--- design/flow/design.v ---
module lcd_ctrl(clk, reset, datain, cmd, cmd_valid, dataout, output_valid, busy);
input           clk;
input           reset;
input   [7:0]   datain;
input   [2:0]   cmd;
input           cmd_valid;
output reg [7:0]   dataout;
output reg         output_valid;
output reg         busy;
reg cur_state,next_state;  
reg [5:0] img_counter;     
reg [2:0] row,col;         
reg [2:0] row_t,col_t;         
reg [5:0] out_pos;          
reg [2:0] cmd_reg;         
reg [7:0] data_buff[35:0];  
localparam REFLASH     = 3'd0;
localparam LOAD_DATA   = 3'd1;
localparam SHIFT_RIGHT = 3'd2;
localparam SHIFT_LEFT  = 3'd3;
localparam SHIFT_UP    = 3'd4;
localparam SHIFT_DOWN  = 3'd5;
localparam WAIT_CMD = 1'b0;
localparam PROCESS  = 1'b1;
always @ ( posedge clk or posedge reset ) begin    
    if (reset)  
        cur_state <= WAIT_CMD;
    else
        cur_state <= next_state;
end 
always @ ( * ) begin     
    case ( cur_state )
        WAIT_CMD : begin
            if ( cmd_valid )
                next_state = PROCESS;
            else
                next_state = WAIT_CMD;
        end
        PROCESS : begin
            if ( ( cmd_reg == REFLASH ) && img_counter[5:3] == 3'd2 && img_counter[2:0] == 3'd2 )
                next_state = WAIT_CMD;
            else
                next_state = PROCESS;
        end
    endcase
end
always @ (*) begin   
    row_t = row + img_counter[5:3];
    col_t = col + img_counter[2:0];
    out_pos = row_t * 6'd6 + col_t;
end
always @ ( posedge clk or posedge reset ) begin   
    if (reset) begin
        row <= 3'd2;
        col <= 3'd2;
        dataout <= 8'd0;
        output_valid <= 1'd0;
        busy <= 1'd0;
        cmd_reg <= REFLASH;
        img_counter <= 6'd0;
    end
    else begin
        if ( cur_state == WAIT_CMD ) begin
            if ( cmd_valid ) begin
                cmd_reg <= cmd;
                busy <= 1'd1;
            end
            img_counter <= 6'd0;
            output_valid <= 1'd0;
        end
        else begin
            case ( cmd_reg )
                REFLASH : begin
                    dataout <= data_buff[out_pos];
                    if ( img_counter[2:0] == 3'd2 ) begin
                        img_counter[5:3] <= img_counter[5:3] + 1'd1;
                        img_counter[2:0] <= 3'd0;
                    end
                    else begin
                        img_counter <= img_counter + 6'd1;
                    end
                    if ( img_counter[5:3] == 3'd2 && img_counter[2:0] == 3'd2 ) begin
                        busy <= 1'd0;
                    end
                    output_valid <= 1'd1;
                end
                LOAD_DATA : begin
                    if (img_counter == 6'd35) begin
                        img_counter <= 6'd0;
                        cmd_reg <= REFLASH;
                    end
                    else
                        img_counter <= img_counter + 6'd1;
                    data_buff[img_counter] <= datain;
                    row <= 3'd2;
                    col <= 3'd2;
                end
                SHIFT_RIGHT : begin
                    if ( col != 3'd3 )
                        col <= col + 3'd1;
                    cmd_reg <= REFLASH;
                end
                SHIFT_LEFT : begin
                    if ( col != 3'd0 )
                        col <= col - 3'd1;
                    cmd_reg <= REFLASH;
                end
                SHIFT_UP : begin
                    if ( row != 3'd0 )
                        row <= row - 3'd1;
                    cmd_reg <= REFLASH;
                end
                default : begin  
                    if ( row != 3'd3 )
                        row <= row + 3'd1;
                    cmd_reg <= REFLASH;
                end
            endcase
        end
    end
end
endmodule
--- design/flow/run.sh ---
#!/bin/bash
# the make line also repeats each setting of config.mk as NAME=value (left out here)
make -C /OpenROAD-flow-scripts/flow DESIGN_CONFIG=/design/flow/config.mk WORK_HOME=/design/flow/orfs CLKGATE_MAP_FILE= finish
--- design/flow/config.mk ---
export PLATFORM = sky130hd
export DESIGN_NAME = lcd_ctrl
export DESIGN_NICKNAME = lcd_ctrl
export VERILOG_FILES = /design/flow/design.v
export SDC_FILE = /design/flow/constraint.sdc
export NUM_CORES = 4
export LEC_CHECK = 0
export ABC_AREA = 1
export CAP_MARGIN = 5
export CELL_PAD_IN_SITES_DETAIL_PLACEMENT = 1
export CELL_PAD_IN_SITES_GLOBAL_PLACEMENT = 2
export CORE_MARGIN = 9
export CORE_UTILIZATION = 64
export CTS_CLUSTER_DIAMETER = 68
export CTS_CLUSTER_SIZE = 68
export GPL_ROUTABILITY_DRIVEN = 0
export HOLD_SLACK_MARGIN = -0.04
export MAX_ROUTING_LAYER = met4
export MIN_ROUTING_LAYER = met2
export PLACE_DENSITY = 0.63
export SETUP_SLACK_MARGIN = 0.32
export SLEW_MARGIN = 40
export TNS_END_PERCENT = 65
--- design/flow/constraint.sdc ---
create_clock -name core_clock -period 5.45 [get_ports {clk}]
set_input_delay 1.0900 -clock core_clock [delete_from_list [all_inputs] [get_ports {clk}]]
set_output_delay 1.0900 -clock core_clock [all_outputs]
set_load 0.01 [all_outputs]
==> job_summary.md, run 1 <==
### Metrics collected by this job

| Metric | Value |
|---|---|
| Status | did not finish |
| Stopped at | global placement without I/O (3_1_place_gp_skip_io) |
| Error msg | [ERROR GPL-0301] Utilization 108.173 % exceeds 100%. |
| Mapped Nets | 1304 |
| Top non-seq family | simple AND/OR/NAND/NOR gates |
| Number of synthesized flops with an enable pin | 288 |
| Synth warn | 2 |
| Compound Share, Synth | 1.24% |
| Syn_area_per_cell | 11.0 um2 |
| DIE HEIGHT | ~170 um |
| Yosys xor share | less than 1% |
| Synth Seq Share | 66.3% |
| Top cells by area | edfxtp_1 (62%), nand4_1 (7.2%), nand2_1 (6.9%) |
| Top cells by count | edfxtp_1 (288), nand2_1 (259), nand3_1 (163), nand4_1 (161), nor2_1 (161) |
| Num rows | approximately 53 |
| Post-synthesis simple-gate area fraction | 25.4% |
| Async SR Flop Fraction | 8.28% |
| Cell Area, Synth | roughly 0.014 mm2 |
| # Cells Yosys | 1271 |
| Area reported by Yosys stat | ~0.014 mm2 |
| Chip area | approximately 0.028 mm2 |
| Die X-Extent | 166 um |
| Area leader share | between 60% and 70% |
| Core ar. | 0.0213 mm2 |
| Fa+ha+maj area frac | 2.02% |
| Cell type with the largest total area | edfxtp_1 |
| Yosys reg bits | between 300 and 400 |
| Synth Flop Type | edfxtp_1 |
| Mux area share | 0% |
| Post-Syn Instances | 1271 |
| Most common cell in the synthesized netlist | edfxtp_1 |
| Floorplan core density | 65.9% |
| Synth unique cells | 35 |
==> inputs of run 2 (changes only) <==
Settings changed: CAP_MARGIN 5 to 20, CELL_PAD_IN_SITES_DETAIL_PLACEMENT 1 to default, CELL_PAD_IN_SITES_GLOBAL_PLACEMENT 2 to default, CORE_ASPECT_RATIO from default to 0.7, CORE_MARGIN 9 to 2, CORE_UTILIZATION 64 to 72, CTS_CLUSTER_DIAMETER 68 to 371, CTS_CLUSTER_SIZE 68 to 10, GPL_ROUTABILITY_DRIVEN 0 to default, HOLD_SLACK_MARGIN -0.04 to default, MAX_ROUTING_LAYER met4 to default, MIN_ROUTING_LAYER met2 to default, PLACE_DENSITY 0.63 to 0.4, SETUP_SLACK_MARGIN 0.32 to 1.04, SLEW_MARGIN 40 to 20, TNS_END_PERCENT 65 to 5.
Clock period 5.45 ns to 3.46 ns, I/O delays scaled along.
==> run 2 against run 1 <==
  * The layout now fails its checks (negative setup slack)
  * Synthesized cell count unchanged
  * Area after synthesis unchanged
  * Die size decreased by 25%
==> job_summary.md, run 2 <==
### Flow metrics

| Metric | Value |
|---|---|
| PnR worst setup slack | -578 ps |
| IO Pins | 24 |
| Syn_area_per_cell | 11.0 um2 |
| Fa+ha+maj area frac | roughly 2.0% |
| Crit path to | dataout[1] |
| Worst Hold Class | reg2reg |
| Die X-Extent | between 150 and 200 um |
| Final GP Congestion | approximately 0.96 |
| Slew Limit Fails | 0 |
| Chip area | ~0.021 mm2 |
| Number of synthesized flops with an enable pin | 288 |
| CTS tree | done |
| Synth warn | 2 |
| Crit path launch type | flip-flop |
| Post-DRT Antenna Nets | 0 |
| Pre-CTS setup slack | -360 ps |
| Area leader share | between 60% and 70% |
| Crit share post-route | 117% |
| Largest net degree at the start of global routing | 68 |
| Core ar. | 0.0190 mm2 |
| Cell type with the largest total area | edfxtp_1 |
| Yosys xor share | 0.500% |
| Area growth from synthesis to layout | 24.6% |
| RSZ-0062 raised after global routing | true |
| Cts bufs inserted | 37 |
| Max-Cap Viols | 0 |
| Hpwl dp | roughly 28 mm |
| Worst r2r path cells | 22 |
| Top non-seq family | simple AND/OR/NAND/NOR gates |
| Hold Path Depth | 2 |
| CP Buf/Inv Count | 7 |
| Worst path required time | 3860 ps |
| Final Hold Fails | 0 |
| Synth Flop Type | edfxtp_1 |
| Worst hold path startpoint | output_valid |
| Peak Freq | about 250 MHz |
| WHS Endpoint | output_valid |
| Critical register-to-register path startpoint | row[1] |
| Tool warnings | 37 |
| Worst-Margin Slew | roughly 800 ps |
| Initial antenna violation count | 1 |
| Post-Syn Instances | 1271 |
| # Cells Yosys | 1271 |
| Top cells by area | edfxtp_1 (62%), nand4_1 (7.2%), nand2_1 (6.9%) |
| Routed vias/inst | 7.37 |
| Synth Seq Share | 66.3% |
| Fin Clk Skew | 32.5 ps |
| Crit path max fanout | 16 |
| Synth unique cells | 35 |
| Layout check failures | negative setup slack |
| Slew HR | 46.3% |
| Number of clock sinks | 314 |
| Final-report setup violation count | 8 |
| Top cells by count | edfxtp_1 (288), nand2_1 (259), nand3_1 (163), nand4_1 (161), nor2_1 (161) |
| Async SR Flop Fraction | 8.28% |
| Top delay family on crit path | simple AND/OR/NAND/NOR gates |
| Mapped Nets | 1304 |
| Most frequent CP cell | nand2_1 |
| TritonRoute pass-1 iters | 8 |
| DRC viols | 0 |
| WP depth | 22 |
| Cts-stage hold buffer count | 0 |
| Nets@finish | between 1000 and 1500 |
| Starting DRT DRC Count | around 3100 |
| Num rows | 42 |
| CP max stage cell | fa_1 |
| Max incr delay on CP | 550 ps |
| Routed vias | about 13000 |
| Late-Pin Clk Latency | 530 ps |
| Max Buffers Root-to-Sink | 3 |
| Area reported by Yosys stat | 0.0140 mm2 |
| Layout filler cell count | 654 |
| Gr ovfl total | 0 |
| Status | finished with violations |
| First-pass GRT wire length | 66.3 mm |
| FF-to-FF End | dataout[1] |
| I/O Buffers | 23 |
| R2R setup slack | -580 ps |
| Mux area share | 0% |
| H-tree levels | 2 |
| Worst Hold Margin | 488 ps |
| Antenna cells | 0 |
| Average wire per standard cell | 29.5 um |
| Drt total wl | 50.5 mm |
| Most common cell in the synthesized netlist | edfxtp_1 |
| Vias in the first global route | 11300 |
| Compound Share, Synth | 1.24% |
| Crit-path cells | inv_2 -> fa_1 -> inv_2 -> ha_4 -> inv_2 -> fa_2 -> buf_6 -> xor2_4 -> nand2_2 -> nor2_4 -> buf_12 -> nand3_1 -> nand2_1 -> nor2_1 -> nand2_1 -> nor2_4 -> buf_12 -> nand2_1 -> nand2_1 -> inv_1 -> nand2_1 -> nand2_1 |
| CP endpoint kind | flip-flop |
| Setup CP Type | reg2reg |
| Tot GR Track Use | 44.6% |
| Clock-pin slew on the worst setup and hold paths | ~60 ps |
| Cell Area, Synth | 0.0140 mm2 |
| Floorplan core density | 73.9% |
| Yosys reg bits | between 300 and 400 |
| DIE HEIGHT | 121 um |
| Post-synthesis simple-gate area fraction | 25.4% |
| Worst Setup SP | row[1] |
| Clock root buffer | clkbuf_16 |
| Crit path DAT | 4440 ps |
| Post-layout min period | 4040 ps |
run 2: what timing repair did:
action / CTS / global route
cloned: 1 / 4
resized: 54 / 103
endpoints found under the setup margin: 8 / 83
hold endpoints to repair: 0 / 0
pin swaps: 14 / 41
buffers inserted: 5 / 10
run 2: area by class of cell:
type	count	area [um2]	share of cell area, %
clock inverters	2	25.0	0.143
flip-flops and latches	314	9300	53.3
inverters	63	236	1.35
clock buffers	49	992	5.68
multi-input cells	824	4620	26.5
repair buffers	193	1960	11.2
well taps	264	330	1.89
run 2: routing by layer:
| metal | global-route usage [%] | wire length, um | vias up | part of all wire (%) |
|---|---|---|---|---|
| li1 | - | - | 4898 | - |
| met3 | 15.5 | 9770 | 429 | 19 |
| met4 | 18.8 | 3770 | 2 | 7.5 |
| met5 | 0 | 46 | - | 0.091 |
| met2 | 65.1 | 21300 | 1527 | 42 |
| met1 | 61.8 | 15600 | 5738 | 31 |
run 2: per-stage QoR:
step | util (%) | instances | instance area [um2] | TNS (ps)
3_3_place_gp | 82.6 | 1638 | 15700 | -1660
5_1_grt | 92.1 | 1709 | 17500 | -4110
3_5_place_dp | 82.6 | 1638 | 15700 | -2260
6_report | 92.1 | 1709 | 17500 | -4070
2_1_floorplan | - | 1271 | 14100 | 0
4_1_cts | 89.3 | 1695 | 16900 | -1160
==> inputs of run 3 (changes only) <==
Settings changed: ABC_AREA 1 to default, CAP_MARGIN 20 to 5, CELL_PAD_IN_SITES_DETAIL_PLACEMENT from default to 0, CORE_ASPECT_RATIO 0.7 to default, CORE_MARGIN 2 to 9, CORE_UTILIZATION 72 to 21, CTS_CLUSTER_DIAMETER 371 to default, CTS_CLUSTER_SIZE 10 to 68, GPL_ROUTABILITY_DRIVEN from default to 0, MAX_ROUTING_LAYER from default to met4, PLACE_DENSITY 0.4 to 0.63, SETUP_SLACK_MARGIN 1.04 to 0.32, TNS_END_PERCENT 5 to default.
Clock period 3.46 ns to 5.45 ns, I/O delays scaled along.
==> run 3 against run 2 <==
  * The run now finishes clean
  * Area after synthesis decreased by 2.7%
  * Worst hold slack better by 7.9 ps
  * Via count fell by 32%
  * Die size rose to 3.6 times the previous value
  * Clock skew shrank 8.1 ps
  * Final area decreased by 8.1%
  * Critical path type unchanged
==> job_summary.md, run 3 <==
### Flow metrics

| Metric | Value |
|---|---|
| Crit path launch type | flip-flop |
| CP Buf/Inv Count | 3 |
| Starting DRT DRC Count | 1432 |
| Crit path to | dataout[4] |
| First-pass GRT wire length | 56.7 mm |
| Tot GR Track Use | 10.2% |
| CTS tree | done |
| Chip area | 0.0744 mm2 |
| Status | no timing/DRC/antenna violations |
| Average wire per standard cell | 20.9 um |
| CP max stage cell | nor3b_1 |
| Area reported by Yosys stat | 0.0136 mm2 |
| Fin Setup TNS | 0 ps |
| Initial antenna violation count | 0 |
| PnR worst setup slack | 662 ps |
| Late-Pin Clk Latency | 520 ps |
| Post-Syn Instances | 923 |
| Setup CP Type | reg2reg |
| Clock-pin slew on the worst setup and hold paths | roughly 60 ps |
| Most common cell in the synthesized netlist | edfxtp_1 |
| Top cells by count | edfxtp_1 (288), nand2_1 (84), nor2_1 (45), nand3_1 (37), clkbuf_1 (35) |
| # Cells Yosys | 923 |
| Yosys reg bits | 314 |
| Synth unique cells | 77 |
| Worst Hold Class | reg2reg |
| Placed instance count | 1773 |
| Worst path required time | 5830 ps |
| Area leader share | a little under two thirds |
| Clock root buffer | clkbuf_16 |
| WP depth | 13 |
| I/O Buffers | 23 |
| Worst Hold Margin | 496 ps |
| Async SR Flop Fraction | 8.28% |
| Crit share post-route | 87.9% |
| Post-synthesis simple-gate area fraction | 10.8% |
| Crit-path cells | ha_1 -> inv_1 -> fa_1 -> inv_1 -> ha_1 -> fa_1 -> buf_4 -> nor3b_1 -> a21boi_2 -> a31o_1 -> or4_4 -> nor4b_1 -> o21ai_1 |
| Pre-CTS setup slack | 508 ps |
| Synth warn | 2 |
| TritonRoute pass-1 iters | 8 |
| Peak Freq | around 210 MHz |
| Hpwl dp | 25.1 mm |
| Compound Share, Synth | 8.28% |
| Mux area share | 7.21% |
| H-tree levels | 2 |
| WHS Endpoint | busy |
| Max incr delay on CP | ~700 ps |
| Die X-Extent | 273 um |
| Syn_area_per_cell | approximately 15 um2 |
| Final Hold Fails | 0 |
| Antenna cells | 0 |
| Mapped Nets | 956 |
| Synth Seq Share | between 60% and 70% |
| Hold Path Depth | 1 |
| Post-layout min period | ~4800 ps |
| Top delay family on crit path | adder cells |
| Gr ovfl total | 0 |
| Max Buffers Root-to-Sink | 3 |
| Routed vias | approximately 8600 |
| Drt total wl | 38.3 mm |
| Tool warnings | 32 |
| Number of synthesized flops with an enable pin | 288 |
| Final non-filler cell total | 1831 |
| Floorplan core density | ~21% |
| Crit path max fanout | 16 |
| Setup bufs post-CTS | 0 |
| Slew HR | 26.3% |
| Worst hold path startpoint | busy |
| Critical register-to-register path startpoint | img_counter[3] |
| Cts bufs inserted | 35 |
| Yosys xor share | 1.39% |
| Top non-seq family | simple AND/OR/NAND/NOR gates |
| Top cells by area | edfxtp_1 (63%), dfrtp_1 (4.4%), mux4_2 (4.1%) |
| Number of clock sinks | 314 |
| Slew Limit Fails | 0 |
| Num rows | 92 |
| Crit path DAT | 5170 ps |
| Worst-Margin Slew | 1100 ps |
| Area growth from synthesis to layout | 17.7% |
| DIE HEIGHT | 273 um |
| Post-DRT Antenna Nets | 0 |
| CP endpoint kind | flip-flop |
| Core ar. | 0.0637 mm2 |
| IO Pins | 24 |
| Nets@finish | 997 |
| Layout filler cell count | approximately 6500 |
| Vias in the first global route | 8459 |
| R2R setup slack | between 600 and 700 ps |
| FF-to-FF End | dataout[4] |
| Final-report setup violation count | 0 |
| Max-Cap Viols | 0 |
| Worst r2r path cells | 13 |
| DRC viols | 0 |
| Worst Setup SP | img_counter[3] |
| Fin Clk Skew | 24.4 ps |
| RSZ-0062 raised after global routing | false |
| Cell Area, Synth | 0.0136 mm2 |
| Fa+ha+maj area frac | 2.07% |
| Cell type with the largest total area | edfxtp_1 |
| Routed vias/inst | ~4.7 |
| Synth Flop Type | edfxtp_1 |
| Largest net degree at the start of global routing | 62 |
[run 3: routing by layer]
metal  wire length [um]  up-vias  GRT usage, %
met4               1430        0          3.43
li1                   -     3685             -
met2              17400      514          15.6
met3               4170      113          2.10
met1              15300     4292          13.4
met5                  0        -             -
[run 3: per-stage QoR]
step / cell area (um2) / util [%]
detailed placement: 15000 / 23.5
CTS: 16000 / 25.2
finish: 16000 / 25.2
global placement: 14900 / 23.5
global route: 16000 / 25.2
floorplan: 13600 / -
[run 3: cell type report]
| class | count | area [um2] | share of cell area [%] |
|---|---|---|---|
| Clock buffer | 40 | 895 | 5.58 |
| Clock inverter | 18 | 176 | 1.10 |
| Inverter | 17 | 63.8 | 0.398 |
| Multi-Input combinational cell | 547 | 4110 | 25.6 |
| Sequential cell | 314 | 9300 | 58.0 |
| Tap cell | 846 | 1060 | 6.60 |
| Timing Repair Buffer | 49 | 438 | 2.73 |
[run 3: repair_timing]
item | CTS | global route
hold buffers | 0 | 0
endpoints found under the setup margin | 0 | 3
gates resized | 0 | 3
==> inputs of run 4 (changes only) <==
Settings changed: CAP_MARGIN 5 to 20, CELL_PAD_IN_SITES_DETAIL_PLACEMENT 0 to default, CORE_MARGIN 9 to 2, CORE_UTILIZATION 21 to 68, CTS_CLUSTER_SIZE 68 to default, GPL_ROUTABILITY_DRIVEN 0 to default, MAX_ROUTING_LAYER met4 to default, PLACE_DENSITY 0.63 to default, SETUP_SLACK_MARGIN 0.32 to 0.66.
Clock period 5.45 ns to 2.63 ns, I/O delays scaled along.
==> run 4 against run 3 <==
  * Now fails the layout checks on negative setup slack
  * Largest cell class unchanged
  * Worst hold slack improved by 45 ps
  * Global-route usage increased by 37 points
  * Critical path depth increased by 3
==> job_summary.md, run 4 <==
### Flow metrics

| Metric | Value |
|---|---|
| Status | finished with violations |
| Layout check failures | negative setup slack |
| Yosys reg bits | between 300 and 400 |
| Area growth from synthesis to layout | 30.3% |
| Crit share post-route | 170% |
| Worst r2r path cells | 16 |
| Mux area share | 7.21% |
| CP endpoint kind | flip-flop |
| I/O Buffers | 23 |
| Compound Share, Synth | 8.28% |
| Max incr delay on CP | 540 ps |
| Number of synthesized flops with an enable pin | 288 |
| Mapped Nets | 956 |
| Starting DRT DRC Count | 2576 |
| RSZ-0062 raised after global routing | true |
| Final instance area | 0.0178 mm2 |
| Max Buffers Root-to-Sink | 3 |
| Post-layout min period | roughly 4500 ps |
| Clock root buffer | clkbuf_16 |
| Late-Pin Clk Latency | roughly 570 ps |
| Post-synthesis simple-gate area fraction | between 10% and 20% |
| Top delay family on crit path | AND-OR/OR-AND gates |
| Area reported by Yosys stat | 0.0136 mm2 |
| Crit path to | dataout[0] |
| Fa+ha+maj area frac | approximately 2.1% |
| Core Util, Final | roughly nine tenths |
| Critical register-to-register path startpoint | col[0] |
| Gr ovfl total | 0 |
| Worst hold path startpoint | dataout[5] |
| Drt total wl | 56.0 mm |
| Peak Freq | 224 MHz |
| R2R setup slack | -1840 ps |
| Cell Area, Synth | 0.0136 mm2 |
| Core ar. | 0.0196 mm2 |
| Crit path max fanout | 6 |
| Top cells by count | edfxtp_1 (288), nand2_1 (84), nor2_1 (45), nand3_1 (37), clkbuf_1 (35) |
| Number of clock sinks | between 300 and 400 |
| Final non-filler cell total | about 1400 |
| First-pass GRT wire length | 72.9 mm |
| Yosys xor share | around 1.4% |
| Nets@finish | 1186 |
| Floorplan core density | a little over two thirds |
| Die X-Extent | 146 um |
| Worst-Margin Slew | around 900 ps |
| Tool warnings | 37 |
| Synth unique cells | 77 |
| Slew HR | between 30 and 40% |
| DRC viols | 0 |
| Clock-pin slew on the worst setup and hold paths | 70 ps |
| Area leader share | a little under two thirds |
| Max-Cap Viols | 0 |
| Top cells by area | edfxtp_1 (63%), dfrtp_1 (4.4%), mux4_2 (4.1%) |
| Most common cell in the synthesized netlist | edfxtp_1 |
| Setup CP Type | reg2reg |
| Post-DRT Antenna Nets | 0 |
| Slew Limit Fails | 0 |
| Top non-seq family | simple AND/OR/NAND/NOR gates |
| Final GP Congestion | roughly 0.98 |
| Average wire per standard cell | 38.9 um |
| Crit path launch type | flip-flop |
| Synth warn | 2 |
| Final Hold Fails | 0 |
| PnR worst setup slack | -1840 ps |
| Syn_area_per_cell | 14.8 um2 |
| Fin Clk Skew | approximately 26 ps |
| WP depth | 16 |
| Routed vias/inst | 7.92 |
| Routed vias | 11400 |
| CP Buf/Inv Count | 4 |
| Chip area | 0.0212 mm2 |
| H-tree levels | 1 |
| Synth Flop Type | edfxtp_1 |
| # Cells Yosys | 923 |
| Cts-stage hold buffer count | 0 |
| TritonRoute pass-1 iters | 12 |
| FF-to-FF End | dataout[0] |
| Cell type with the largest total area | edfxtp_1 |
| Initial antenna violation count | 4 |
| Cts bufs inserted | 29 |
| Final-report setup violation count | 48 |
| Worst Hold Class | reg2reg |
| CP max stage cell | fa_2 |
| WHS Endpoint | dataout[5] |
| IO Pins | 24 |
| Synth Seq Share | between 60% and 70% |
| Pre-CTS setup slack | -1460 ps |
| Tot GR Track Use | 47.6% |
| Crit path DAT | 4900 ps |
| Worst Setup SP | col[0] |
| Post-placement cell area | around 0.016 mm2 |
| Worst Hold Margin | 541 ps |
| CTS tree | done |
| Largest net degree at the start of global routing | 37 |
| Hpwl dp | 29.2 mm |
| DIE HEIGHT | ~150 um |
| Placed instance count | 1340 |
| Post-Syn Instances | 923 |
| Hold Path Depth | 2 |
| Num rows | 51 |
| Crit-path cells | ha_4 -> inv_1 -> fa_2 -> inv_1 -> ha_2 -> fa_2 -> buf_6 -> or2b_1 -> o21ai_2 -> nand3_4 -> a21oi_1 -> buf_4 -> a22oi_2 -> o21ai_0 -> a211o_1 -> a31o_1 |
| Async SR Flop Fraction | 8.28% |
| Worst path required time | 3060 ps |
| Vias in the first global route | between 10000 and 15000 |
[run 4: final cells by class]
cell class | instances | area, um2
Antenna cell | 1 | 2.50
Clock inverter | 16 | 159
Tap cell | 265 | 332
Timing Repair Buffer | 243 | 2300
Multi-Input combinational cell | 548 | 4860
Inverter | 17 | 67.6
Fill cell | 661 | 1820
Sequential cell | 314 | 9300
Clock buffer | 37 | 756
[run 4: metal layers]
layer | vias up | share of wire [%] | global-route usage (%)
li1 | 4062 | - | -
met5 | - | 0.34 | 1.82
met1 | 5229 | 29 | 59.6
met3 | 572 | 17 | 12.9
met2 | 1541 | 42 | 74.6
met4 | 10 | 12 | 29.7
[run 4: metrics by stage]
stage | setup TNS (ps)
floorplan | -8470
global placement | -10850
detailed placement | -11330
CTS | -9520
global route | -12310
finish | -13580
[run 4: what timing repair did]
action                     4_1_cts  5_1_grt
setup buffers                   28       16
cloned                           3        0
resized                        104       42
setup endpoints to repair      306      306
pin swaps                       42       36
==> inputs of run 5 (changes only) <==
Settings changed: CELL_PAD_IN_SITES_DETAIL_PLACEMENT from default to 2, CORE_UTILIZATION 68 to 45, CTS_CLUSTER_DIAMETER from default to 364, GPL_ROUTABILITY_DRIVEN from default to 1, SETUP_SLACK_MARGIN 0.66 to default, SLEW_MARGIN 20 to 10, TNS_END_PERCENT from default to 10.
Clock period 2.63 ns to 4.5 ns, I/O delays scaled along.
==> run 5 against run 4 <==
  * Final area decreased by 9.5%
  * Routed wire length decreased by 0.86%
  * Largest cell class unchanged
  * Global-route usage decreased by 14 points
  * Setup slack improved by 1600 ps
  * The layout still fails its checks (negative setup slack)
  * Cell count decreased by 1.0%
==> job_summary.md, run 5 <==
### Flow metrics

| Metric | Value |
|---|---|
| Floorplan core density | 45.9% |
| Core ar. | between 0.02 and 0.03 mm2 |
| Crit path launch type | flip-flop |
| CTS tree | done |
| Top cells by area | edfxtp_1 (63%), dfrtp_1 (4.4%), mux4_2 (4.1%) |
| Top non-seq family | simple AND/OR/NAND/NOR gates |
| Area growth from synthesis to layout | 18.0% |
| Crit-path cells | inv_1 -> fa_2 -> inv_1 -> ha_2 -> inv_2 -> fa_2 -> nor2b_4 -> nand3_1 -> nor2_1 -> nor2_4 -> buf_4 -> o2bb2ai_1 -> a211oi_2 -> and4b_1 -> o21ai_1 |
| Post-Syn Instances | just over 900 |
| Top cells by count | edfxtp_1 (288), nand2_1 (84), nor2_1 (45), nand3_1 (37), clkbuf_1 (35) |
| Gr ovfl total | 0 |
| Cell type with the largest total area | edfxtp_1 |
| Average wire per standard cell | 38.9 um |
| Async SR Flop Fraction | approximately 8.3% |
| Post-layout min period | 4760 ps |
| CP max stage cell | fa_2 |
| Synth unique cells | 77 |
| Mapped Nets | 956 |
| Worst-Margin Slew | 1130 ps |
| Clock root buffer | clkbuf_16 |
| Final GP Congestion | 0.948 |
| Die X-Extent | roughly 180 um |
| Largest net degree at the start of global routing | 38 |
| Placed instance count | between 1000 and 1500 |
| Max-Cap Viols | 0 |
| I/O Buffers | 23 |
| Post-synthesis simple-gate area fraction | 10.8% |
| Syn_area_per_cell | roughly 15 um2 |
| Yosys reg bits | between 300 and 400 |
| Late-Pin Clk Latency | 540 ps |
| Peak Freq | 210 MHz |
| Most common cell in the synthesized netlist | edfxtp_1 |
| # Cells Yosys | 923 |
| Tool warnings | 33 |
| Crit path to | dataout[2] |
| IO Pins | 24 |
| First-pass GRT wire length | around 75 mm |
| Yosys xor share | 1.39% |
| Final Hold Fails | 0 |
| Synth Seq Share | 68.2% |
| Num rows | 63 |
| Cts-stage hold buffer count | 0 |
| Worst r2r path cells | 15 |
| Fa+ha+maj area frac | 2.07% |
| Fin Setup TNS | -826 ps |
| Drt total wl | 55.5 mm |
| Nets@finish | 1045 |
| Area leader share | between 60 and 70% |
| Slew Limit Fails | 0 |
| Status | finished with violations |
| Layout check failures | negative setup slack |
| WHS Endpoint | col[1] |
| Crit path DAT | about 5200 ps |
| Initial antenna violation count | 1 |
| Number of synthesized flops with an enable pin | 288 |
| Critical register-to-register path startpoint | row[1] |
| Max incr delay on CP | about 580 ps |
| Crit share post-route | 106% |
| Chip area | roughly 0.032 mm2 |
| Routed vias | roughly 9800 |
| FF-to-FF End | dataout[2] |
| Starting DRT DRC Count | 1140 |
| Pre-CTS setup slack | -108 ps |
| Synth warn | 2 |
| Cell Area, Synth | ~0.014 mm2 |
| Routed vias/inst | 6.86 |
| Antenna cells | 0 |
| Synth Flop Type | edfxtp_1 |
| PnR worst setup slack | -265 ps |
| TritonRoute pass-1 iters | 5 |
| Final-report setup violation count | 7 |
| Hpwl dp | around 32 mm |
| Vias in the first global route | between 10000 and 15000 |
| Post-DRT Antenna Nets | 0 |
| Crit path max fanout | 6 |
| Slew HR | 24.3% |
| DIE HEIGHT | between 150 and 200 um |
| Worst Hold Class | reg2reg |
| Mux area share | slightly above 7% |
| Worst Setup SP | row[1] |
| CP endpoint kind | flip-flop |
| Core Util, Final | between 50% and 60% |
| Max Buffers Root-to-Sink | 3 |
| Cts bufs inserted | 34 |
| DRC viols | 0 |
| Final non-filler cell total | 1426 |
| Hold Path Depth | 2 |
| WP depth | 15 |
| Clock-pin slew on the worst setup and hold paths | 70 ps |
| Fin Clk Skew | slightly above 30 ps |
| Area reported by Yosys stat | 0.0136 mm2 |
| Worst hold path startpoint | col[1] |
| Number of clock sinks | around 310 |
| Worst path required time | 4940 ps |
| Setup CP Type | reg2reg |
| CP Buf/Inv Count | 4 |
| Top delay family on crit path | simple AND/OR/NAND/NOR gates |
| H-tree levels | 2 |
| Tot GR Track Use | 33.5% |
| R2R setup slack | -260 ps |
| Compound Share, Synth | 8.28% |
run 5: what timing repair did:
item | 4_1_cts | 5_1_grt
endpoints found under the setup margin | 8 | 8
gates cloned | 0 | 0
resized | 13 | 26
buffers inserted | 6 | 10
pin swaps | 1 | 10
run 5: final cells by class:
| type | count | area, um2 |
|---|---|---|
| fillers | 2624 | 13600 |
| flip-flops and latches | 314 | 9300 |
| multi-input cells | 547 | 4220 |
| clock buffers | 43 | 948 |
| repair buffers | 98 | 900 |
| well taps | 390 | 488 |
| clock inverters | 17 | 154 |
| inverters | 17 | 71.3 |
run 5: per-stage QoR:
| stage | hold slack (ps) | instance area, um2 |
|---|---|---|
| after detailed placement | 493 | 14700 |
| final | 539 | 16100 |
| after CTS | 544 | 15900 |
| after global routing | 558 | 16100 |
| after global placement | 466 | 14700 |
| after floorplan | 488 | 13600 |
run 5: per-layer routing:
layer | vias up | track usage, % | wire length [um]
met1 | 5061 | 41.7 | 19900
met5 | - | 0 | 0
met2 | 689 | 56.3 | 26300
met3 | 260 | 6.20 | 5300
met4 | 0 | 16.3 | 3940
li1 | 3776 | - | -
==> inputs of run 6 (changes only) <==
Settings changed: CELL_PAD_IN_SITES_DETAIL_PLACEMENT 2 to default, CORE_UTILIZATION 45 to 72, CTS_CLUSTER_DIAMETER 364 to default, CTS_CLUSTER_SIZE from default to 100, GPL_ROUTABILITY_DRIVEN 1 to default, PLACE_DENSITY from default to 0.78, SETUP_SLACK_MARGIN from default to 1.07, SLEW_MARGIN 10 to 20, TNS_END_PERCENT 10 to default.
Clock period 4.5 ns to 3.67 ns, I/O delays scaled along.
==> run 6 against run 5 <==
  * Still fails the layout checks on negative setup slack
  * First-iteration DRC count up 71%
  * Global-route usage up 13 points
  * Area after synthesis unchanged
  * Routed wire length down 13%
  * Die size down 37%
  * Final area up 4.1%
  * Non-clock buffer count up 77
  * Cell count down 5.8%
  * Critical endpoint is now dataout[1]
  * Highest routed layer unchanged
==> job_summary.md, run 6 <==
### Flow metrics

| Metric | Value |
|---|---|
| Final instance area | 0.0167 mm2 |
| Cell type with the largest total area | edfxtp_1 |
| Async SR Flop Fraction | 8.28% |
| Number of clock sinks | 314 |
| Num rows | 50 |
| First-pass GRT wire length | ~66 mm |
| Routed vias/inst | 7.80 |
| Worst r2r path cells | 16 |
| Post-placement cell area | around 0.015 mm2 |
| Crit path launch type | flip-flop |
| Most common cell in the synthesized netlist | edfxtp_1 |
| Critical register-to-register path startpoint | row[0] |
| CP endpoint kind | flip-flop |
| Placed instance count | 1256 |
| Post-DRT Antenna Nets | 0 |
| Fa+ha+maj area frac | between 2 and 2.5% |
| Crit share post-route | 111% |
| Final-report setup violation count | 8 |
| Most frequent CP cell | inv_2 |
| Worst hold path startpoint | dataout[2] |
| Final GP Congestion | 1.02 |
| Syn_area_per_cell | 14.8 um2 |
| Core Util, Final | 89.8% |
| R2R setup slack | -420 ps |
| Synth Flop Type | edfxtp_1 |
| Top delay family on crit path | adder cells |
| Final Hold Fails | 0 |
| Average wire per standard cell | around 36 um |
| Chip area | 0.0201 mm2 |
| WHS Endpoint | dataout[2] |
| Cts bufs inserted | 30 |
| Crit-path cells | ha_2 -> inv_2 -> fa_2 -> inv_2 -> ha_4 -> inv_2 -> fa_2 -> or2b_1 -> o21ai_2 -> nand3_2 -> buf_6 -> a21boi_4 -> a31o_1 -> or4_4 -> o21ai_1 -> o21ai_1 |
| Synth Seq Share | 68.2% |
| RSZ-0062 raised after global routing | true |
| Final non-filler cell total | 1344 |
| Synth unique cells | 77 |
| Tot GR Track Use | 46.5% |
| PnR worst setup slack | -421 ps |
| DRC viols | 0 |
| Top cells by area | edfxtp_1 (63%), dfrtp_1 (4.4%), mux4_2 (4.1%) |
| Post-layout min period | 4090 ps |
| Pre-CTS setup slack | -604 ps |
| Crit path max fanout | 8 |
| Crit path DAT | 4510 ps |
| Area leader share | a little under two thirds |
| Area growth from synthesis to layout | 22.8% |
| Vias in the first global route | 10200 |
| Starting DRT DRC Count | approximately 1900 |
| # Cells Yosys | 923 |
| Fin Setup TNS | -2900 ps |
| DIE HEIGHT | approximately 140 um |
| Worst Hold Class | reg2reg |
| Worst Hold Margin | 521 ps |
| CTS tree | done |
| Layout check failures | negative setup slack |
| IO Pins | 24 |
| Cts-stage hold buffer count | 0 |
| Max incr delay on CP | 710 ps |
| Yosys xor share | around 1.4% |
| Max Buffers Root-to-Sink | 3 |
| Initial antenna violation count | 0 |
| Nets@finish | 1119 |
| Core ar. | 0.0186 mm2 |
| Post-Syn Instances | 923 |
| CP max stage cell | fa_2 |
| Gr ovfl total | 0 |
| Area reported by Yosys stat | 0.0136 mm2 |
| Die X-Extent | 142 um |
| Number of synthesized flops with an enable pin | 288 |
| TritonRoute pass-1 iters | 6 |
| Clock-pin slew on the worst setup and hold paths | 70 ps |
| Peak Freq | approximately 240 MHz |
| Slew HR | 37.6% |
| WP depth | 16 |
| Tool warnings | 37 |
| Hpwl dp | 27.3 mm |
| CP Buf/Inv Count | 4 |
| Compound Share, Synth | 8.28% |
| Max-Cap Viols | 0 |
| Crit path to | dataout[1] |
| I/O Buffers | 23 |
| H-tree levels | 1 |
| Top cells by count | edfxtp_1 (288), nand2_1 (84), nor2_1 (45), nand3_1 (37), clkbuf_1 (35) |
| Worst-Margin Slew | 933 ps |
| Worst Setup SP | row[0] |
| Late-Pin Clk Latency | 580 ps |
| Hold Path Depth | 2 |
| Routed vias | 10500 |
| FF-to-FF End | dataout[1] |
| Top non-seq family | simple AND/OR/NAND/NOR gates |
| Clock root buffer | clkbuf_16 |
| Post-synthesis simple-gate area fraction | 10.8% |
| Mapped Nets | 956 |
| Yosys reg bits | 314 |
| Worst path required time | 4090 ps |
| Mux area share | under 10% |
| Cell Area, Synth | 0.0136 mm2 |
| Status | finished with violations |
| Floorplan core density | between 70% and 80% |
| Setup CP Type | reg2reg |
| Synth warn | 2 |
| Largest net degree at the start of global routing | 38 |
| Fin Clk Skew | 34.1 ps |
| Slew Limit Fails | 0 |
| Drt total wl | 48.4 mm |
-- run 6: area by class of cell --
type,count,area [um2]
sequential,314,9310
multi-input combinational,548,4580
fill,658,1900
timing repair buffer,175,1540
clock buffer,37,777
tap,234,293
clock inverter,18,179
inverter,17,67.6
antenna,1,2.50
-- run 6: what timing repair did --
item	CTS	global route
setup endpoints to repair	104	192
gates cloned	1	0
pin swaps	4	33
buffers inserted	2	29
gates resized	34	61
-- run 6: routing by layer --
layer | vias up | routed length (um) | track usage [%] | share of wire (%)
met2 | 1288 | 21200 | 72.7 | 44
met4 | 0 | 4770 | 29.5 | 9.9
met1 | 4891 | 14500 | 57.8 | 30
met3 | 372 | 7920 | 13.9 | 16
met5 | - | 0 | 0 | 0
li1 | 3930 | - | - | -
==> inputs of run 7 (changes only) <==
Settings changed: CTS_CLUSTER_SIZE 100 to 18, PLACE_DENSITY 0.78 to default, SETUP_SLACK_MARGIN 1.07 to -0.21, SLEW_MARGIN 20 to 30.
Clock period 3.67 ns to 3.59 ns, I/O delays scaled along.
==> run 7 against run 6 <==
  * Still fails the layout checks on negative setup slack
  * Synthesized cell count unchanged
  * Clock skew fell by 8.9 ps
  * Sequential share of layout area grew 0.43 points
  * Worst hold slack improved by 5.5 ps
  * Non-clock buffer count grew 6
  * Critical path type unchanged
  * Critical endpoint is now dataout[6]
  * Area after synthesis unchanged
  * Final area decreased by 0.81%
  * Flip-flop count did not move
==> job_summary.md, run 7 <==
### Flow metrics

| Metric | Value |
|---|---|
| Average wire per standard cell | ~33 um |
| Top cells by area | edfxtp_1 (63%), dfrtp_1 (4.4%), mux4_2 (4.1%) |
| Clock root buffer | clkbuf_16 |
| Worst-Margin Slew | ~820 ps |
| I/O Buffers | 23 |
| Nets@finish | around 1100 |
| Worst path required time | 4030 ps |
| Post-Syn Instances | 923 |
| FF-to-FF End | dataout[6] |
| Late-Pin Clk Latency | 590 ps |
| Post-synthesis simple-gate area fraction | 10.8% |
| Final Hold Fails | 0 |
| PnR worst setup slack | -572 ps |
| Chip area | 0.0201 mm2 |
| Compound Share, Synth | slightly above 8% |
| Worst Hold Class | reg2reg |
| Tot GR Track Use | between 40 and 50% |
| Tool warnings | 36 |
| Crit path to | dataout[6] |
| # Cells Yosys | just over 900 |
| Mux area share | 7.21% |
| Layout check failures | negative setup slack |
| Top cells by count | edfxtp_1 (288), nand2_1 (84), nor2_1 (45), nand3_1 (37), clkbuf_1 (35) |
| Initial antenna violation count | 0 |
| Hpwl dp | between 20 and 30 mm |
| Peak Freq | 240 MHz |
| TritonRoute pass-1 iters | 7 |
| Yosys reg bits | 314 |
| CP Buf/Inv Count | 4 |
| Cell Area, Synth | ~0.014 mm2 |
| IO Pins | 24 |
| Final-report setup violation count | 8 |
| Fa+ha+maj area frac | 2.07% |
| Final GP Congestion | 1.02 |
| DIE HEIGHT | between 100 and 150 um |
| Vias in the first global route | ~10000 |
| Number of synthesized flops with an enable pin | roughly 290 |
| Num rows | 50 |
| Layout filler cell count | 694 |
| Cts-stage hold buffer count | 0 |
| CP max stage cell | fa_2 |
| Number of clock sinks | ~310 |
| H-tree levels | 1 |
| Floorplan core density | approximately three quarters |
| Crit path max fanout | 18 |
| RSZ-0062 raised after global routing | true |
| Top delay family on crit path | adder cells |
| Area reported by Yosys stat | approximately 0.014 mm2 |
| Routed vias/inst | 7.59 |
| Most common cell in the synthesized netlist | edfxtp_1 |
| Fin Clk Skew | 25.2 ps |
| Cts bufs inserted | 30 |
| Post-layout min period | 4160 ps |
| CTS tree | done |
| Status | finished with violations |
| Cell type with the largest total area | edfxtp_1 |
| Area growth from synthesis to layout | 21.8% |
| First-pass GRT wire length | 64.5 mm |
| Max Buffers Root-to-Sink | 3 |
| Clock-pin slew on the worst setup and hold paths | ~60 ps |
| R2R setup slack | -570 ps |
| WP depth | 15 |
| Mapped Nets | around 960 |
| Gr ovfl total | 0 |
| Starting DRT DRC Count | 1909 |
| Crit share post-route | 116% |
| Area leader share | 63.4% |
| Critical register-to-register path startpoint | img_counter[3] |
| Slew Limit Fails | 0 |
| Max incr delay on CP | 720 ps |
| Slew HR | 45.2% |
| Crit path DAT | around 4600 ps |
| Synth Flop Type | edfxtp_1 |
| Crit path launch type | flip-flop |
| Syn_area_per_cell | 14.8 um2 |
| DRC viols | 0 |
| Routed vias | around 10000 |
| Largest net degree at the start of global routing | 39 |
| Synth Seq Share | 68.2% |
| WHS Endpoint | dataout[2] |
| Pre-CTS setup slack | -714 ps |
| Worst hold path startpoint | dataout[2] |
| Top non-seq family | simple AND/OR/NAND/NOR gates |
| Die X-Extent | 142 um |
| Drt total wl | around 45 mm |
| CP endpoint kind | flip-flop |
| Crit-path cells | ha_2 -> inv_2 -> fa_1 -> inv_2 -> ha_4 -> inv_2 -> fa_2 -> xor2_4 -> buf_12 -> mux2i_1 -> o21ai_0 -> a21oi_2 -> nand4_1 -> nor4b_4 -> o21ai_1 |
| Post-DRT Antenna Nets | 0 |
| Async SR Flop Fraction | 8.28% |
| Synth unique cells | 77 |
| Worst r2r path cells | 15 |
| Core ar. | 0.0186 mm2 |
| Hold Path Depth | 2 |
| Most frequent CP cell | inv_2 |
| Worst Setup SP | img_counter[3] |
| Antenna cells | 0 |
| Fin Setup TNS | -3770 ps |
| Max-Cap Viols | 0 |
| Synth warn | 2 |
| Yosys xor share | 1.39% |
| Setup CP Type | reg2reg |
## run 7: metrics by stage
step / util, % / instance area [um2] / hold WS (ps) / cells
2_1_floorplan: - / 13700 / 488 / 923
3_3_place_gp: 81.5 / 15200 / 468 / 1282
3_5_place_dp: 81.5 / 15200 / 479 / 1282
4_1_cts: 87.6 / 16300 / 513 / 1340
5_1_grt: 89.1 / 16600 / 544 / 1346
6_report: 89.1 / 16600 / 526 / 1346
## run 7: area by class of cell
class                   count  area, um2  area share, %
inverters                  17       66.3          0.399
clock buffers              34        766           4.61
repair buffers            181       1580           9.52
flip-flops and latches    314       9300           56.0
well taps                 234        293           1.76
multi-input cells         547       4440           26.7
clock inverters            19        161          0.972
## run 7: repair_timing
action                     CTS  global route
setup endpoints to repair    8             8
pin swaps                   19            32
buffers inserted             5             7
gates resized               36            38
## run 7: routing by layer
layer / vias up / track usage [%] / wire length [um]
met3: 308 / 11.3 / 6840
li1: 3928 / - / -
met4: 0 / 22.3 / 3370
met1: 4837 / 58.4 / 13800
met2: 1142 / 71.9 / 20600
met5: - / 0 / 0
==> inputs of run 8 (changes only) <==
Settings changed: ABC_AREA from default to 1, CAP_MARGIN 20 to 0, CORE_ASPECT_RATIO from default to 0.93, CTS_CLUSTER_DIAMETER from default to 392, PLACE_DENSITY_LB_ADDON from default to 0.15, SETUP_SLACK_MARGIN -0.21 to 1.0.
Clock period 3.59 ns to 3.55 ns, I/O delays scaled along.
==> run 8 against run 7 <==
  * Still fails the layout checks on negative setup slack
  * Worst hold slack worse by 29 ps
  * Critical path depth up 3
  * Die size up 2.7%
  * Sequential share of layout area down 1.4 points
  * Clock skew up 3.7 ps
  * Largest cell class unchanged
  * Synthesized cell count up 38%
  * Maximum frequency up 4.9%
==> job_summary.md, run 8 <==
### Flow metrics

| Metric | Value |
|---|---|
| CP endpoint kind | flip-flop |
| R2R setup slack | -420 ps |
| I/O Buffers | 23 |
| Synth Seq Share | 66.3% |
| Die X-Extent | 149 um |
| Top non-seq family | simple AND/OR/NAND/NOR gates |
| Late-Pin Clk Latency | 540 ps |
| CTS tree | done |
| Crit-path cells | inv_2 -> fa_2 -> inv_2 -> ha_4 -> fa_2 -> xor2_2 -> inv_1 -> nand2_2 -> nor2_2 -> nand4_1 -> nand2_1 -> nor2_1 -> nand2_1 -> nor2_2 -> buf_4 -> nand3_2 -> nand2_1 -> nand2_1 |
| Post-placement cell area | 0.0155 mm2 |
| PnR worst setup slack | -418 ps |
| Max Buffers Root-to-Sink | 3 |
| Chip area | 0.0206 mm2 |
| Cell type with the largest total area | edfxtp_1 |
| Slew Limit Fails | 0 |
| Vias in the first global route | 11700 |
| Floorplan core density | 73.1% |
| Top cells by area | edfxtp_1 (62%), nand4_1 (7.2%), nand2_1 (6.9%) |
| Worst hold path startpoint | output_valid |
| Worst Setup SP | row[1] |
| Worst r2r path cells | 18 |
| Status | finished with violations |
| Top delay family on crit path | simple AND/OR/NAND/NOR gates |
| Initial antenna violation count | 1 |
| Final GP Congestion | 0.960 |
| Area reported by Yosys stat | 0.0140 mm2 |
| Worst-Margin Slew | 831 ps |
| Most common cell in the synthesized netlist | edfxtp_1 |
| Max incr delay on CP | 560 ps |
| Critical register-to-register path startpoint | row[1] |
| Gr ovfl total | 0 |
| DRC viols | 0 |
| Starting DRT DRC Count | 3061 |
| Flop area | 0.00930 mm2 |
| Yosys reg bits | 314 |
| Max-Cap Viols | 0 |
| Post-Syn Instances | 1271 |
| Crit path launch type | flip-flop |
| Slew HR | 44.4% |
| Tool warnings | 35 |
| Synth warn | 2 |
| Syn_area_per_cell | 11.0 um2 |
| TritonRoute pass-1 iters | 12 |
| Top cells by count | edfxtp_1 (288), nand2_1 (259), nand3_1 (163), nand4_1 (161), nor2_1 (161) |
| Layout filler cell count | just under 800 |
| Final Hold Fails | 0 |
| Synth unique cells | 35 |
| Setup CP Type | reg2reg |
| Synth Flop Type | edfxtp_1 |
| Mapped Nets | 1304 |
| # Cells Yosys | 1271 |
| Crit path DAT | 4430 ps |
| Worst path required time | between 4000 and 5000 ps |
| Core ar. | around 0.019 mm2 |
| Crit path to | dataout[7] |
| Average wire per standard cell | roughly 30 um |
| DIE HEIGHT | 139 um |
| First-pass GRT wire length | 70.1 mm |
| Fin Clk Skew | 28.9 ps |
| Drt total wl | 50.0 mm |
| WHS Endpoint | output_valid |
| CP Buf/Inv Count | 4 |
| Final-report setup violation count | 8 |
| WP depth | 18 |
| IO Pins | 24 |
| Comb area | 0.00455 mm2 |
| Num rows | 49 |
| Routed vias | 12400 |
| Hold Path Depth | 2 |
| Worst Hold Class | reg2reg |
| Nets@finish | between 1000 and 1500 |
| FF-to-FF End | dataout[7] |
| Post-DRT Antenna Nets | 0 |
| Area growth from synthesis to layout | 21.5% |
| Crit path max fanout | 10 |
| Routed vias/inst | 7.43 |
| Mux area share | 0% |
| Most frequent CP cell | nand2_1 |
| Post-layout min period | 3970 ps |
| Fa+ha+maj area frac | 2.02% |
| Layout check failures | negative setup slack |
| Crit share post-route | 112% |
| Fin Setup TNS | -2830 ps |
| Hpwl dp | ~27 mm |
| Clock root buffer | clkbuf_16 |
| H-tree levels | 1 |
| Yosys xor share | less than 1% |
| Compound Share, Synth | about 1.2% |
| Number of clock sinks | about 310 |
| Number of synthesized flops with an enable pin | 288 |
| Cell Area, Synth | 0.0140 mm2 |
| Final instance area | 0.0170 mm2 |
| Async SR Flop Fraction | 8.28% |
| Area leader share | 61.7% |
| RSZ-0062 raised after global routing | true |
| Clock-pin slew on the worst setup and hold paths | around 90 ps |
| Post-synthesis simple-gate area fraction | 25.4% |
| CP max stage cell | fa_2 |
| Tot GR Track Use | 46.2% |
| Largest net degree at the start of global routing | roughly 60 |
| Cts bufs inserted | 21 |
| Peak Freq | ~250 MHz |
-- run 8: cell type report --
type                       count  share of cell area, %
antenna                        1                 0.0147
clock buffer                  28                   3.24
clock inverter                 1                 0.0661
inverter                      63                   1.40
multi-input combinational    823                   26.7
sequential                   314                   54.6
tap                          255                   1.87
timing repair buffer         177                   12.1
-- run 8: per-layer routing --
metal	vias to the layer above	track usage, %	routed length [um]
li1	4826	-	-
met3	454	15.0	9060
met4	4	25.4	4460
met1	5616	60.3	14900
met2	1451	69.6	21500
met5	-	2.62	126
-- run 8: stage by stage --
step                      hold WS (ps)  std cells  util (%)  worst slack, ps
after floorplan                    515       1271         -              222
after global placement             465       1605      80.6             -344
after detailed placement           482       1605      80.6             -455
after CTS                          501       1660      87.7             -120
after global routing               518       1661      88.7             -466
final                              497       1662      88.7             -418
-- run 8: repair_timing --
item | CTS | global route
cloned | 10 | 0
endpoints found under the setup margin | 16 | 95
resized | 86 | 57
pin swaps | 46 | 17
buffers inserted | 16 | 1
hold buffers | 0 | 0
==> inputs of run 9 (changes only) <==
Settings changed: ABC_AREA 1 to default, CAP_MARGIN 0 to 20, CELL_PAD_IN_SITES_DETAIL_PLACEMENT from default to 2, CORE_ASPECT_RATIO 0.93 to default, CORE_MARGIN 2 to 6, CORE_UTILIZATION 72 to 18, CTS_CLUSTER_DIAMETER 392 to 238, CTS_CLUSTER_SIZE 18 to 16, GPL_TIMING_DRIVEN from default to 1, MAX_ROUTING_LAYER from default to met4, MIN_ROUTING_LAYER from default to met2, PLACE_DENSITY from default to 0.36, PLACE_DENSITY_LB_ADDON 0.15 to default, SETUP_SLACK_MARGIN 1.0 to -0.34, SLEW_MARGIN 30 to 40, TNS_END_PERCENT from default to 75.
Clock period 3.55 ns to 4.5 ns, I/O delays scaled along.
==> run 9 against run 8 <==
  * Still fails the layout checks on negative setup slack
  * Highest routed layer is now met4
  * Area after synthesis is 2.7% lower
  * Core utilization fell by 67 points
  * Critical path type unchanged
  * Die size rose to 4.0 times the previous value
==> job_summary.md, run 9 <==
### Flow metrics

| Metric | Value |
|---|---|
| Critical register-to-register path startpoint | row[1] |
| Resize count post-CTS | 0 |
| Crit path max fanout | 8 |
| FF-to-FF End | dataout[6] |
| Worst r2r path cells | 13 |
| Area growth from synthesis to layout | 19.3% |
| WHS Endpoint | output_valid |
| Largest net degree at the start of global routing | 37 |
| Cell Area, Synth | around 0.014 mm2 |
| CP max stage cell | dfstp_2 |
| First-pass GRT wire length | 74.8 mm |
| Layout check failures | negative setup slack |
| Tool warnings | 32 |
| Cts-stage hold buffer count | 0 |
| Crit share post-route | 101% |
| Num rows | 100 |
| Clock-pin slew on the worst setup and hold paths | 100 ps |
| IO Pins | 24 |
| Fin Clk Skew | 60.9 ps |
| Async SR Flop Fraction | 8.28% |
| Routed vias | 11400 |
| Hpwl dp | 35.9 mm |
| Area reported by Yosys stat | about 0.014 mm2 |
| Pre-CTS setup slack | -257 ps |
| Post-DRT Antenna Nets | 0 |
| Setup bufs post-CTS | 0 |
| Slew HR | 42.8% |
| CTS tree | done |
| Gr ovfl total | 0 |
| Max-Cap Viols | 0 |
| Post-placement cell area | 0.0155 mm2 |
| Crit path to | dataout[6] |
| Crit-path cells | inv_1 -> fa_1 -> inv_1 -> ha_1 -> fa_2 -> inv_1 -> nand3_1 -> nor2_1 -> buf_4 -> nand3_1 -> a21boi_1 -> nor4b_2 -> o21ai_1 |
| Yosys xor share | under 10% |
| PnR worst setup slack | -37.0 ps |
| Synth warn | 2 |
| Status | finished with violations |
| Fa+ha+maj area frac | 2.07% |
| Cts bufs inserted | 23 |
| Core ar. | 0.0747 mm2 |
| Mux area share | 7.21% |
| H-tree levels | 1 |
| DIE HEIGHT | roughly 290 um |
| Cell type with the largest total area | edfxtp_1 |
| Slew Limit Fails | 0 |
| # Cells Yosys | 923 |
| Final Hold Fails | 0 |
| Peak Freq | between 200 and 250 MHz |
| Worst-Margin Slew | around 850 ps |
| Floorplan core density | 18.3% |
| Worst Hold Class | reg2reg |
| Initial antenna violation count | 1 |
| Max Buffers Root-to-Sink | 3 |
| Die X-Extent | between 200 and 300 um |
| Post-Syn Instances | 923 |
| Final instance area | 0.0163 mm2 |
| Worst Setup SP | row[1] |
| Top non-seq family | simple AND/OR/NAND/NOR gates |
| Average wire per standard cell | 26.7 um |
| Crit path launch type | flip-flop |
| Clock root buffer | clkbuf_16 |
| Worst hold path startpoint | output_valid |
| Number of synthesized flops with an enable pin | between 200 and 300 |
| Number of clock sinks | 314 |
| Final GP Congestion | 0.933 |
| Post-layout min period | 4540 ps |
| Tot GR Track Use | between 15 and 20% |
| Setup CP Type | reg2reg |
| Synth Flop Type | edfxtp_1 |
| Synth Seq Share | 68.2% |
| Late-Pin Clk Latency | 610 ps |
| Drt total wl | 53.5 mm |
| Most frequent CP cell | inv_1 |
| Post-synthesis simple-gate area fraction | a little over a tenth |
| R2R setup slack | -40 ps |
| Mapped Nets | roughly 960 |
| Worst path required time | 5040 ps |
| Vias in the first global route | 13800 |
| WP depth | 13 |
| DRC viols | 0 |
| TritonRoute pass-1 iters | 6 |
| Top cells by count | edfxtp_1 (288), nand2_1 (84), nor2_1 (45), nand3_1 (37), clkbuf_1 (35) |
| Area leader share | 63.4% |
| Nets@finish | 1038 |
| Syn_area_per_cell | approximately 15 um2 |
| Starting DRT DRC Count | approximately 1600 |
| Final-report setup violation count | 2 |
| Synth unique cells | about 77 |
| Most common cell in the synthesized netlist | edfxtp_1 |
| Yosys reg bits | 314 |
| I/O Buffers | 23 |
| Hold Path Depth | 2 |
| Compound Share, Synth | 8.28% |
| Crit path DAT | around 5000 ps |
| Chip area | 0.0825 mm2 |
| Routed vias/inst | 5.70 |
| Top cells by area | edfxtp_1 (63%), dfrtp_1 (4.4%), mux4_2 (4.1%) |
| CP Buf/Inv Count | 4 |
| Top delay family on crit path | adder cells |
| CP endpoint kind | flip-flop |
| Max incr delay on CP | around 570 ps |
## run 9: final cells by class
cell class | instances | area, um2
fillers | 8045 | 58400
inverters | 17 | 63.8
repair buffers | 102 | 850
diodes | 11 | 27.5
clock buffers | 40 | 639
well taps | 969 | 1210
flip-flops and latches | 314 | 9300
clock inverters | 2 | 28.8
multi-input cells | 547 | 4150
## run 9: through the flow
| step | hold WS (ps) | setup TNS [ps] | utilization, % | std cells |
|---|---|---|---|---|
| finish | 521 | -70.0 | 21.8 | 2002 |
| floorplan | 488 | 0 | - | 923 |
| global placement | 482 | -1230 | 20.8 | 1947 |
| CTS | 527 | -372 | 21.7 | 1989 |
| global route | 553 | -1140 | 21.8 | 1996 |
| detailed placement | 508 | -485 | 20.8 | 1947 |
## run 9: routing by layer
metal  routed length, um  global-route usage, %  up-vias  part of all wire, %
met5                   0                      -        -                    0
met4                2360                   1.56        0                  4.4
met3               24000                   28.0      187                   45
met2               27100                   22.4     3668                   51
met1                   0                      -     3819                    0
li1                    -                      -     3741                    -
==> inputs of run 10 (changes only) <==
Settings changed: ABC_AREA from default to 1, CELL_PAD_IN_SITES_DETAIL_PLACEMENT 2 to default, CORE_MARGIN 6 to 2, CORE_UTILIZATION 18 to 68, CTS_CLUSTER_DIAMETER 238 to default, CTS_CLUSTER_SIZE 16 to default, GPL_TIMING_DRIVEN 1 to default, MAX_ROUTING_LAYER met4 to default, MIN_ROUTING_LAYER met2 to default, PLACE_DENSITY 0.36 to default, PLACE_DENSITY_LB_ADDON from default to 0.07, SETUP_SLACK_MARGIN -0.34 to default, SLEW_MARGIN 40 to 20, TNS_END_PERCENT 75 to default.
Clock period 4.5 ns to 3.8 ns, I/O delays scaled along.
==> run 10 against run 9 <==
  * The layout still fails its checks (negative setup slack)
  * Clock skew fell by 40 ps
  * Area after synthesis rose by 2.8%
  * Final area rose by 6.8%
  * Maximum frequency rose by 15%
  * Critical path depth rose by 10
  * Via count rose by 4.6%
  * Setup slack got worse by 120 ps
  * Cell count fell by 14%
==> job_summary.md, run 10 <==
### Flow metrics

| Metric | Value |
|---|---|
| Synth unique cells | 35 |
| Tool warnings | 33 |
| Area reported by Yosys stat | 0.0140 mm2 |
| Fin Clk Skew | 21.2 ps |
| Clock-pin slew on the worst setup and hold paths | 70 ps |
| Synth Flop Type | edfxtp_1 |
| Largest net degree at the start of global routing | 65 |
| Number of clock sinks | 314 |
| Number of synthesized flops with an enable pin | 288 |
| PnR worst setup slack | -153 ps |
| Layout check failures | negative setup slack |
| Top cells by area | edfxtp_1 (62%), nand4_1 (7.2%), nand2_1 (6.9%) |
| First-pass GRT wire length | 64.9 mm |
| Chip area | 0.0218 mm2 |
| Area growth from synthesis to layout | 23.9% |
| Final Hold Fails | 0 |
| Hpwl dp | ~27 mm |
| Area leader share | 61.7% |
| Post-DRT Antenna Nets | 0 |
| Gr ovfl total | 0 |
| Worst path required time | 4260 ps |
| Crit-path cells | ha_2 -> inv_2 -> fa_1 -> inv_2 -> ha_4 -> inv_4 -> fa_2 -> buf_6 -> xor2_2 -> inv_1 -> buf_6 -> nand2_4 -> buf_6 -> nor2_1 -> buf_12 -> nand4_1 -> nand2_1 -> nor2_1 -> nand2_1 -> nor2_1 -> nand3_2 -> nand2_1 -> nand2_1 |
| Top delay family on crit path | adder cells |
| Top non-seq family | simple AND/OR/NAND/NOR gates |
| Worst Hold Class | reg2reg |
| Setup CP Type | reg2reg |
| Compound Share, Synth | under 10% |
| Average wire per standard cell | 26.9 um |
| Max-Cap Viols | 0 |
| Cts-stage hold buffer count | 0 |
| Most common cell in the synthesized netlist | edfxtp_1 |
| Drt total wl | 46.4 mm |
| Tot GR Track Use | 40.1% |
| Cell type with the largest total area | edfxtp_1 |
| Crit path launch type | flip-flop |
| Slew Limit Fails | 0 |
| Die X-Extent | about 150 um |
| DIE HEIGHT | 148 um |
| CP Buf/Inv Count | 8 |
| Initial antenna violation count | 0 |
| Starting DRT DRC Count | around 2200 |
| Slew HR | 27.7% |
| Worst hold path startpoint | dataout[5] |
| Pre-CTS setup slack | -398 ps |
| Clock root buffer | clkbuf_16 |
| Syn_area_per_cell | roughly 11 um2 |
| Peak Freq | 253 MHz |
| Worst-Margin Slew | 1080 ps |
| IO Pins | 24 |
| Worst Setup SP | row[0] |
| Num rows | 52 |
| Synth warn | 2 |
| Mux area share | 0% |
| RSZ-0062 raised after global routing | true |
| Yosys reg bits | between 300 and 400 |
| TritonRoute pass-1 iters | 8 |
| Mapped Nets | 1304 |
| Hold Path Depth | 2 |
| Final GP Congestion | 0.950 |
| Post-layout min period | 3950 ps |
| WHS Endpoint | dataout[5] |
| Crit path max fanout | 16 |
| Max Buffers Root-to-Sink | 3 |
| FF-to-FF End | dataout[4] |
| Floorplan core density | 69.3% |
| Late-Pin Clk Latency | 570 ps |
| Worst r2r path cells | 23 |
| Top cells by count | edfxtp_1 (288), nand2_1 (259), nand3_1 (163), nand4_1 (161), nor2_1 (161) |
| Status | finished with violations |
| R2R setup slack | -150 ps |
| CP endpoint kind | flip-flop |
| CTS tree | done |
| Most frequent CP cell | nand2_1 |
| Yosys xor share | 0.500% |
| Routed vias/inst | 6.93 |
| # Cells Yosys | 1271 |
| Crit share post-route | 104% |
| Crit path DAT | approximately 4400 ps |
| Fa+ha+maj area frac | 2.02% |
| DRC viols | 0 |
| Post-placement cell area | 0.0155 mm2 |
| H-tree levels | 1 |
| Vias in the first global route | 11000 |
| Routed vias | 11900 |
| Cts bufs inserted | 30 |
| Cell Area, Synth | 0.0140 mm2 |
| CP max stage cell | fa_2 |
| Final-report setup violation count | 7 |
| Antenna cells | 0 |
| I/O Buffers | 23 |
| Final instance area | 0.0174 mm2 |
| Crit path to | dataout[4] |
| Synth Seq Share | 66.3% |
| Max incr delay on CP | a little under 600 ps |
| Core ar. | 0.0202 mm2 |
| Core Util, Final | 85.9% |
| Post-synthesis simple-gate area fraction | 25.4% |
| Nets@finish | 1461 |
| WP depth | 23 |
| Critical register-to-register path startpoint | row[0] |
| Async SR Flop Fraction | a little over 8% |
| Post-Syn Instances | 1271 |
[run 10: what timing repair did]
action	4_1_cts	5_1_grt
setup buffers	3	16
pin swaps	12	62
cloned	3	3
resized	42	133
setup endpoints to repair	8	8
[run 10: through the flow]
step                hold slack [ps]  TNS, ps  instances
floorplan                       515        0       1271
global placement                466     -410       1642
detailed placement              478    -2180       1643
CTS                             505        0       1705
global route                    536    -1340       1722
finish                          498     -538       1722
[run 10: layout make-up]
cell class              instances  area (um2)
flip-flops and latches        314        9300
inverters                      63         239
clock inverters                19         169
well taps                     270         338
multi-input cells             823        4600
fillers                       983        2860
clock buffers                  37         798
repair buffers                196        1930
[run 10: routing by layer]
metal  routed length, um  vias to the layer above  global-route usage [%]
li1                    -                     4898                       -
met1               15000                     5526                    55.6
met2               20400                     1237                    61.2
met3                7940                      277                    10.5
met4                3090                        0                    17.3
met5                   0                        -                       0
